v22:
## ahb
module ahb (
            hclk
           ,hresetn
           ,htrans
           ,haddr
           ,hwdata
           ,hready_in
           ,hsel
           ,hwrite
           ,hsize
           ,hresp
           ,hready_out
           ,hrdata
           ,frame_num    
           ,sample_in_frame
           ,com_2_ovl
           ,max_point_fft_core
           ,alpha
           ,quarter
           ,fft_num
           ,fft_stage_number
           ,mel_num
           ,cep_num
           ,trigger
           );
Settings: LEC_CHECK=0, ABC_AREA=1, CAP_MARGIN=20, CORE_MARGIN=2, CORE_UTILIZATION=59, CTS_CLUSTER_SIZE=93, SETUP_SLACK_MARGIN=0.64, SLEW_MARGIN=20; clock period 2.75 ns.
run.sh (not shown) runs the stock make flow with config.mk's settings and CLKGATE_MAP_FILE=.
Relative to v22, the following input files were edited for v23:
- clearing ABC_AREA, which used to be 1
- clearing CTS_CLUSTER_SIZE, which used to be 93
- clearing SETUP_SLACK_MARGIN, which used to be 0.64
- swapping 59 for 66 in CORE_UTILIZATION
- swapping 2.75 for 4.51 in the clock period (ns, I/O delays scaled along)
[summary]
Going from v22 to v23, the total global-route track usage was found to have gone up by 2.2 points.
v22 ended up with primary input to register as its class of the most critical hold timing path; v23 ended up with primary input to async pin.
v23 reports a lower estimated wirelength of the detail-placed design than v22 does.
Against v22, count of clock-buffer cells in the layout in v23 fell by more than a quarter.
On hold slack, v23 does worse than v22.
Wire length on met2, v23 and v22: larger value in v22
Input changes introduced in v16 (baseline for comparison: v23):
- a change of CORE_UTILIZATION from 66 to 56
- an added CTS_CLUSTER_SIZE of 36
- a change of the clock period (ns, I/O delays scaled along) from 4.51 to 2.47
Cmp v16 and v23 / logic gate share of total power / lower: v23
v23 -> v16: number of cells produced by synthesis flat
Of v16 and v23, the run reporting the higher worst setup slack was v23.
[diff] net load switching power, v16 relative to v23: regression
v23 reports its heaviest power group as registers while v16 reports the clock network.
The estimated power of v16 ends up higher than the estimate for v23.
Every stage of v16 finished as expected; the final checks, on the other hand, flagged setup timing, which means the layout fails.
In v16, the number of buffers inserted for hold repair after clock tree synthesis came out 1 above the value in v23.
v16 vs v23 — number of global-route vias before repair dropped 161.
and4bb_2 as the slowest cell on the critical path was reported by v23, and dfrtp_2 by v16.
The inputs of v46 differ from those of v16 as listed below.
- setting SETUP_SLACK_MARGIN to -0.25 for the first time
- setting CTS_CLUSTER_DIAMETER to 363 for the first time
- changing CORE_UTILIZATION from 56 to 67
- changing CTS_CLUSTER_SIZE from 36 to 32
==> comparison <==
- From the logs: v46 reached the end of the flow and failed the layout checks with setup timing.
- | v16 | all stages done | FAIL | setup timing |
- v16 → v46: sequential share of cell area picked up an extra 4.1 points; worst setup slack lost 96 ps; worst vdd rail ir drop picked up an extra 0.000022 V; met3 routing resource usage after global routing picked up an extra 6.3 points; total routing usage reported by global routing picked up an extra 12 points.
- Relative to v16, total number of vias has gone up in v46.
- Taking v16 as the reference, in v46 utilization climbed 6.7 points, total power dropped about 25%.
#### Input delta (v53 over v46)
- CELL_PAD_IN_SITES_DETAIL_PLACEMENT now 0, previously not set
- ABC_AREA now 0, previously not set
- CORE_UTILIZATION now 65, was 67
- CTS_CLUSTER_SIZE now 68, was 32
- CTS_CLUSTER_DIAMETER no longer set, was 363
- PLACE_DENSITY now 0.65, previously not set
- TNS_END_PERCENT now 80, previously not set
- SETUP_SLACK_MARGIN no longer set, was -0.25
### Flow results
- v53: it failed during clock tree synthesis (4_1_cts), and the tool reported DPL-0033.
- Compared with v46, v53 degrades die size.
- The overall die width number comes out higher for v53 vs v46.
- Relative to v46, placed cell count has gone up in v53.
- Reported for v46 and v53, synthesized cell count turned out identical to the last digit.
- Site row count of v53 exceeds that of v46 slightly.

* * *

== run A ==
Starting RTL as in the previous note.
export LEC_CHECK = 0
export CAP_MARGIN = 20
export CORE_MARGIN = 2
export CORE_UTILIZATION = 40
export SETUP_SLACK_MARGIN = 0.92
export SLEW_MARGIN = 20
create_clock -name core_clock -period 4.44 [get_ports {hclk}]
Edits applied to the flow inputs when going from run A to run B:
diff --git a/flow/config.mk b/flow/config.mk
--- a/flow/config.mk
+++ b/flow/config.mk
@@ -10,2 +10 @@
-export CORE_UTILIZATION = 40
-export SETUP_SLACK_MARGIN = 0.92
+export CORE_UTILIZATION = 66
==> flow/constraint.sdc <==
create_clock -name core_clock -period 7.69 [get_ports {hclk}]
set_input_delay 1.5380 -clock core_clock [delete_from_list [all_inputs] [get_ports {hclk}]]
set_output_delay 1.5380 -clock core_clock [all_outputs]
set_load 0.01 [all_outputs]
Results
Run B has completed all stages; timing, DRC and antenna checks passed. Compare run A and run B | wire length of the first global-routing pass higher: run B. Clock-buffer cell count in run B vs run A: down about 17%. Diff run A -> run B | layout filler cell count | decrease of 2447. Going from run A to run B, portion of the layout cell area used by clock cells rose 0.81 points; total wirelength of the detailed-routed design rose about 3%. Cmp run B vs run A: proportion of power drawn by the clock network higher in run B. The met1 usage in global routing reported for run B is greater than that of run A by 16 points. Run B vs run A — area of placed instances dropped by a few percent. Sequential share of cell area for run B: 0.49 points up relative to run A.
Relative to run B, the following input files were edited for run C:
diff --git a/flow/config.mk b/flow/config.mk
--- a/flow/config.mk
+++ b/flow/config.mk
@@ -10 +10,2 @@
-export CORE_UTILIZATION = 66
+export CORE_UTILIZATION = 68
+export CTS_CLUSTER_SIZE = 32
==> flow/constraint.sdc <==
create_clock -name core_clock -period 2.47 [get_ports {hclk}]
set_input_delay 0.4940 -clock core_clock [delete_from_list [all_inputs] [get_ports {hclk}]]
set_output_delay 0.4940 -clock core_clock [all_outputs]
set_load 0.01 [all_outputs]
Findings:
- In the summary table, run C is marked failed, with error DPL-0038 raised in 4_1_cts.
- Mux cell area share after synthesis came out exactly the same in run B and run C.
- Re sequential fraction of the synthesis area: no difference whatsoever between run C and run B.
- The number of rows created at floorplan in run C sits 1 below the value recorded for run B.
- In run C, the horizontal die dimension came out about 1.4% below the value in run B.
- Overall die height shrinks slightly when moving from run B to run C.
- Core area (lower): run C
- Looking at die size across run B and run C, the one that comes out lower is run C.
- Row worst slack after detailed placement: run C lower / run B higher
Input-level comparison between run D and run C:
diff --git a/flow/config.mk b/flow/config.mk
--- a/flow/config.mk
+++ b/flow/config.mk
@@ -7,0 +8 @@
+export ABC_AREA = 1
@@ -11 +12 @@
-export CTS_CLUSTER_SIZE = 32
+export CTS_CLUSTER_DIAMETER = 311
==> flow/constraint.sdc <==
create_clock -name core_clock -period 2.62 [get_ports {hclk}]
set_input_delay 0.5240 -clock core_clock [delete_from_list [all_inputs] [get_ports {hclk}]]
set_output_delay 0.5240 -clock core_clock [all_outputs]
set_load 0.01 [all_outputs]
==> results <==
Run D: aborted in 5_1_grt (tool error). Between run D and run C, it is run D whose synthesized cell count is higher, by 100%. Run D ends up with higher cell count after placement than run C does. In run D, compound-cell area share of the yosys netlist is lower than in run C. Total cell area reported by yosys after synthesis in run D vs run C: up 500 um2. Post-synthesis cell count from yosys: run D and run C compared, lower one is run C.

* * *

== v38 ==
ahb again, from the RTL that the note above started with.
==> flow/design.v (excerpt) <==
module ahb (
            hclk
           ,hresetn
           ,htrans
           ,haddr
           ,hwdata
           ,hready_in
           ,hsel
           ,hwrite
           ,hsize
           ,hresp
           ,hready_out
           ,hrdata
           ,frame_num    
           ,sample_in_frame
           ,com_2_ovl
           ,max_point_fft_core
           ,alpha
           ,quarter
           ,fft_num
           ,fft_stage_number
           ,mel_num
           ,cep_num
           ,trigger
           );
export LEC_CHECK = 0
export ABC_AREA = 1
export CAP_MARGIN = 20
export CELL_PAD_IN_SITES_DETAIL_PLACEMENT = 0
export CORE_MARGIN = 2
export CORE_UTILIZATION = 70
export CTS_CLUSTER_DIAMETER = 361
export CTS_CLUSTER_SIZE = 49
export HOLD_SLACK_MARGIN = 0.3
export SETUP_SLACK_MARGIN = 0.29
export SLEW_MARGIN = 20
export TNS_END_PERCENT = 80
create_clock -name core_clock -period 2.52 [get_ports {hclk}]
FAIL v38 @ 5_1_grt: tool exited with error
Input-level comparison between v12 and v38:
Settings: CTS_CLUSTER_DIAMETER no longer set, was 361; CELL_PAD_IN_SITES_DETAIL_PLACEMENT no longer set, was 0; ABC_AREA no longer set, was 1; TNS_END_PERCENT no longer set, was 80; HOLD_SLACK_MARGIN no longer set, was 0.3; CORE_UTILIZATION now 40, was 70; CTS_CLUSTER_SIZE no longer set, was 49; SETUP_SLACK_MARGIN no longer set, was 0.29; the clock period (ns, I/O delays scaled along) now 10.0, was 2.52.
### Flow results
Horizontal die dimension | v12 above v38. Summary of the comparison: mean area per synthesized cell is higher in v12, relative to v38. Going from v38 to v12, the sequential cell area fraction in the yosys report was found to have gone up by 1.8 points. Yosys synthesis chip area on v12 is down relative to v38. Re number of sinks driven by the clock tree: no difference whatsoever between v12 and v38. v12 ended up with a higher count of unique library cells instantiated by Yosys than v38 did. And-or/or-and share of the synthesized area: v12 > v38. v12 was carried through to the last stage, and its layout satisfied the timing, design-rule and antenna checks. v12 ended with less synthesized area than v38.
The inputs of v55 differ from those of v12 as listed below.
Settings: swapping 40 for 58 in CORE_UTILIZATION; swapping 10.0 for 4.44 in the clock period (ns, I/O delays scaled along).
Findings:
As far as number of nets with antenna violations after detailed routing goes, v55 and v12 are indistinguishable; the numbers are identical. v12 -> v55: via count increased by a few percent. Compared with v12, v55 shows a count of placed standard cells including taps that is 8.4% lower. Relative to v12, total sequential power has gone up in v55. Between v12 and v55, core occupancy in the finished layout is lower for v12, v55 comes in above that. Taking v12 as the reference point, the switching share of power of v55 falls by 0.45 points. Per the comparison of v55 with v12, clock network latency to the later pin of the worst-skew pair lost 0.04 ns; total power picked up an extra 120%. Compared to v12, v55 was floorplanned on a smaller die. Top contributor to total power = the clock network: v12; top contributor to total power = registers: v55.

* * *

ahb again, from the RTL that the note above started with.
Design ahb, start of the top module:
module ahb (
            hclk
           ,hresetn
           ,htrans
           ,haddr
           ,hwdata
           ,hready_in
           ,hsel
           ,hwrite
           ,hsize
           ,hresp
           ,hready_out
           ,hrdata
           ,frame_num    
           ,sample_in_frame
           ,com_2_ovl
           ,max_point_fft_core
           ,alpha
           ,quarter
           ,fft_num
           ,fft_stage_number
           ,mel_num
           ,cep_num
           ,trigger
           );
Settings: LEC_CHECK=0, CAP_MARGIN=20, CORE_MARGIN=2, CORE_UTILIZATION=61, CTS_CLUSTER_SIZE=32, SLEW_MARGIN=20; clock period 2.47 ns.
The baseline finished but failed the layout checks on setup timing.
Rerun with:
--- a/flow/config.mk
+++ b/flow/config.mk
@@ -10,2 +10,3 @@
-export CORE_UTILIZATION = 61
-export CTS_CLUSTER_SIZE = 32
+export CORE_UTILIZATION = 70
+export CTS_CLUSTER_DIAMETER = 248
+export CTS_CLUSTER_SIZE = 53
This time the run never finished: it broke off in clock tree synthesis (4_1_cts).
Die size came out lower by 13%.
Area after synthesis does not change.
Synthesized cell count does not change.

* * *

Starting RTL as in the previous note.
Settings: LEC_CHECK=0, CAP_MARGIN=20, CORE_MARGIN=9, CORE_UTILIZATION=40, GPL_TIMING_DRIVEN=1, HOLD_SLACK_MARGIN=-0.05, MIN_ROUTING_LAYER=met1, PLACE_DENSITY_LB_ADDON=0.16, SETUP_SLACK_MARGIN=2.03, SLEW_MARGIN=20; clock period 10.0 ns.
The first run went through all stages and came out clean.
Edit:
- CELL_PAD_IN_SITES_GLOBAL_PLACEMENT: default -> 3
- CORE_ASPECT_RATIO: default -> 1.69
- CORE_MARGIN: 9 -> 2
- CORE_UTILIZATION: 40 -> 71
- CTS_CLUSTER_SIZE: default -> 51
- GPL_TIMING_DRIVEN: 1 -> 0
- HOLD_SLACK_MARGIN: -0.05 -> 0.25
- MIN_ROUTING_LAYER: met1 -> met2
- PLACE_DENSITY_LB_ADDON: 0.16 -> 0.17
- SETUP_SLACK_MARGIN: 2.03 -> default
With this change the flow did not get past global placement without I/O (3_1_place_gp_skip_io) with FLW-0024.
Synthesized cell count does not change.
Synthesized area stays the same.
Die size falls by about 50%.
Edit:
- CORE_ASPECT_RATIO: 1.69 -> 1.35
- CORE_MARGIN: 2 -> 5
- CORE_UTILIZATION: 71 -> 32
- CTS_CLUSTER_SIZE: 51 -> default
- GPL_ROUTABILITY_DRIVEN: default -> 0
- GPL_TIMING_DRIVEN: 0 -> 1
- HOLD_SLACK_MARGIN: 0.25 -> -0.05
- MAX_ROUTING_LAYER: default -> met5
- MIN_ROUTING_LAYER: met2 -> met1
- PLACE_DENSITY: default -> 0.84
- PLACE_DENSITY_LB_ADDON: 0.17 -> default
- SETUP_SLACK_MARGIN: default -> 2.03
=> Now the flow completed without violations; area after synthesis stays the same; die size rises by well over a third; synthesized cell count stays the same.
Edit:
- ABC_AREA: default -> 1
- CELL_PAD_IN_SITES_GLOBAL_PLACEMENT: 3 -> default
- CORE_ASPECT_RATIO: 1.35 -> default
- CORE_MARGIN: 5 -> 2
- CORE_UTILIZATION: 32 -> 62
- GPL_ROUTABILITY_DRIVEN: 0 -> default
- GPL_TIMING_DRIVEN: 1 -> default
- HOLD_SLACK_MARGIN: -0.05 -> default
- MAX_ROUTING_LAYER: met5 -> default
- MIN_ROUTING_LAYER: met1 -> default
- PLACE_DENSITY: 0.84 -> default
- SETUP_SLACK_MARGIN: 2.03 -> default
- clock period: 10.0 -> 8.14 ns (I/O delays scaled with it)
Outcome:
- sequential share of layout area came out lower by 0.21 points
- global-route usage came out higher by 22 points
- cell area came out higher by 0.50%
- routed wire length came out higher by 1.3%
- worst hold slack loses 0.017 ns
- clock power came out higher by 20%
- critical path depth came out higher by 3
- flip-flop count stays the same
- via count came out higher by about 50%
- die area came out lower by about 50%

* * *

Starting RTL as in the previous note.
export LEC_CHECK = 0
export CAP_MARGIN = 20
export CELL_PAD_IN_SITES_GLOBAL_PLACEMENT = 3
export CORE_ASPECT_RATIO = 1.69
export CORE_MARGIN = 2
export CORE_UTILIZATION = 40
export GPL_TIMING_DRIVEN = 0
export MIN_ROUTING_LAYER = met2
export PLACE_DENSITY_LB_ADDON = 0.2
export SLEW_MARGIN = 20
create_clock -name core_clock -period 10.0 [get_ports {hclk}]
The starting point completed without violations.
==> next run, changes <==
- CELL_PAD_IN_SITES_GLOBAL_PLACEMENT: 3 -> not set
- CORE_ASPECT_RATIO: 1.69 -> not set
- PLACE_DENSITY_LB_ADDON: 0.2 -> not set
=>
- critical path depth fell by 1
- setup slack is worse by 0.22 ns
- total power went up by 3.9%
- core utilization came out higher by 0.36 points
- die area stays flat
- final area grows by 0.31%

* * *

## try-maple
Starting RTL as in the previous note.
==> flow/config.mk <==
export PLATFORM = sky130hd
export DESIGN_NAME = ahb
export DESIGN_NICKNAME = ahb
export VERILOG_FILES = /design/flow/design.v
export SDC_FILE = /design/flow/constraint.sdc
export NUM_CORES = 4
export LEC_CHECK = 0
export CAP_MARGIN = 20
export CELL_PAD_IN_SITES_DETAIL_PLACEMENT = 0
export CELL_PAD_IN_SITES_GLOBAL_PLACEMENT = 3
export CORE_ASPECT_RATIO = 1.69
export CORE_MARGIN = 2
export CORE_UTILIZATION = 71
export CTS_CLUSTER_DIAMETER = 37
export CTS_CLUSTER_SIZE = 51
export GPL_TIMING_DRIVEN = 1
export HOLD_SLACK_MARGIN = 0.25
export MIN_ROUTING_LAYER = met2
export PLACE_DENSITY_LB_ADDON = 0.17
export SLEW_MARGIN = 30
==> flow/constraint.sdc <==
create_clock -name core_clock -period 3.26 [get_ports {hclk}]
set_input_delay 0.6520 -clock core_clock [delete_from_list [all_inputs] [get_ports {hclk}]]
set_output_delay 0.6520 -clock core_clock [all_outputs]
set_load 0.01 [all_outputs]
Seen in the log of try-maple: FLW-0024 during global placement without I/O (3_1_place_gp_skip_io), after which the run never completed.
Relative to try-maple, the following input files were edited for try-umber:
Settings: HOLD_SLACK_MARGIN: 0.25 -> unset; CELL_PAD_IN_SITES_DETAIL_PLACEMENT: 0 -> unset; CTS_CLUSTER_DIAMETER: 37 -> unset; CORE_ASPECT_RATIO: 1.69 -> unset; SLEW_MARGIN: 30 -> 20; MIN_ROUTING_LAYER: met2 -> unset; CORE_UTILIZATION: 71 -> 40; CELL_PAD_IN_SITES_GLOBAL_PLACEMENT: 3 -> unset; PLACE_DENSITY_LB_ADDON: 0.17 -> unset; GPL_TIMING_DRIVEN: 1 -> unset; CTS_CLUSTER_SIZE: 51 -> unset; the clock period (ns, I/O delays scaled along): 3.26 -> 4.44.
Notes after the runs:
try-maple did not finish; a tool error ended it in global placement without I/O (3_1_place_gp_skip_io).
try-umber: PASS, flow complete, no timing, DRC or antenna violations
Between try-umber and try-maple, the difference in yosys cell count is negligible.
The higher die width of try-umber and try-maple is in try-umber.
Synthesized cell count: try-maple vs try-umber identical
Diff try-maple -> try-umber | die footprint | up by more than half
Compared with try-maple, try-umber shows core outline area that has gone up by more than half.
The following lists how try-willow was set up differently from try-umber:
Settings: CTS_CLUSTER_DIAMETER now 81, previously not set; CTS_CLUSTER_SIZE now 53, previously not set; CORE_UTILIZATION now 65, was 40; the clock period (ns, I/O delays scaled along) now 2.47, was 4.44.
The remaining runs in try-umber and try-willow completed every stage, whereas try-willow halted early.
global routing (5_1_grt): try-willow exited with error
Changes observed in try-willow relative to try-umber: overall die height fell 21%, standard cell area after detailed placement rose about 4.7%, cell resize tally after clock tree synthesis rose 75.
For try-raven, these inputs were changed with respect to try-willow:
Settings: a change of CTS_CLUSTER_SIZE from 53 to 33; an added PLACE_DENSITY of 0.65; an added TNS_END_PERCENT of 80; a change of CORE_UTILIZATION from 65 to 70; an added ABC_AREA of 0; a deleted CTS_CLUSTER_DIAMETER that had been 81; an added CELL_PAD_IN_SITES_DETAIL_PLACEMENT of 0; a change of CORE_MARGIN from 2 to 3.
--- outcome ---
- FAIL for each of try-raven and try-willow
- try-willow -> try-raven: chip area estimate from yosys synthesis delta 0, exact match
- Going from try-willow to try-raven, last weighted congestion value of the routability-driven placer shows an increase of 2.1%, initial core utilization shows an increase of 6.2 points.
The inputs of try-cedar differ from those of try-raven as listed below.
Settings: a deleted CELL_PAD_IN_SITES_DETAIL_PLACEMENT that had been 0; a change of CORE_MARGIN from 3 to 2; a change of CORE_UTILIZATION from 70 to 56; a change of ABC_AREA from 0 to 1; an added HOLD_SLACK_MARGIN of 0.29; an added SETUP_SLACK_MARGIN of 0.58; a deleted TNS_END_PERCENT that had been 80; a change of CTS_CLUSTER_SIZE from 33 to 36; a deleted PLACE_DENSITY that had been 0.65.
## What came out
try-cedar: full flow OK, the timing, design-rule and antenna checks passed. try-raven → try-cedar: I/O pin count flat; yosys stat chip area up 500 um^2. Re post-synthesis mux area share: try-raven was higher than try-cedar. try-raven has lower cell count listed in synth_stat.txt than try-cedar. [try-cedar] aoi/oai-family share of the synthesized area fell 7.5 points relative to try-raven. try-cedar ends up with a synthesized area that is 500 um^2 higher than in try-raven. Diff try-raven -> try-cedar | synthesized-area fraction occupied by and/or/nand/nor cells | increase of 29 points. Final weighted congestion in routability-driven placement of try-cedar exceeds that of try-raven by a few percent.
Input-level comparison between try-harbor and try-cedar:
Settings: swapping 2 for 3 in CORE_MARGIN; clearing SETUP_SLACK_MARGIN, which used to be 0.58; putting TNS_END_PERCENT at 80 where nothing was set; swapping 36 for 34 in CTS_CLUSTER_SIZE; swapping 56 for 70 in CORE_UTILIZATION; swapping 1 for 0 in ABC_AREA; putting CELL_PAD_IN_SITES_DETAIL_PLACEMENT at 0 where nothing was set; clearing HOLD_SLACK_MARGIN, which used to be 0.29; putting PLACE_DENSITY at 0.65 where nothing was set.
Findings:
The flow ran to completion for all of try-harbor and try-cedar but try-harbor, which stopped partway. Delta (try-harbor minus try-cedar): die span in y moved down; post-synthesis instance area shows a reduction of 500 um^2; area enclosed by the die boundary dropped about 20%; sum of net half-perimeters after detailed placement shows an increase of 4.7 mm. try-harbor vs try-cedar — area fraction in compound gates rose 7.5 points. Chip area from the yosys synthesis statistics, try-harbor and try-cedar, higher one = try-cedar.
Power is estimated from default activity; no workload was simulated.
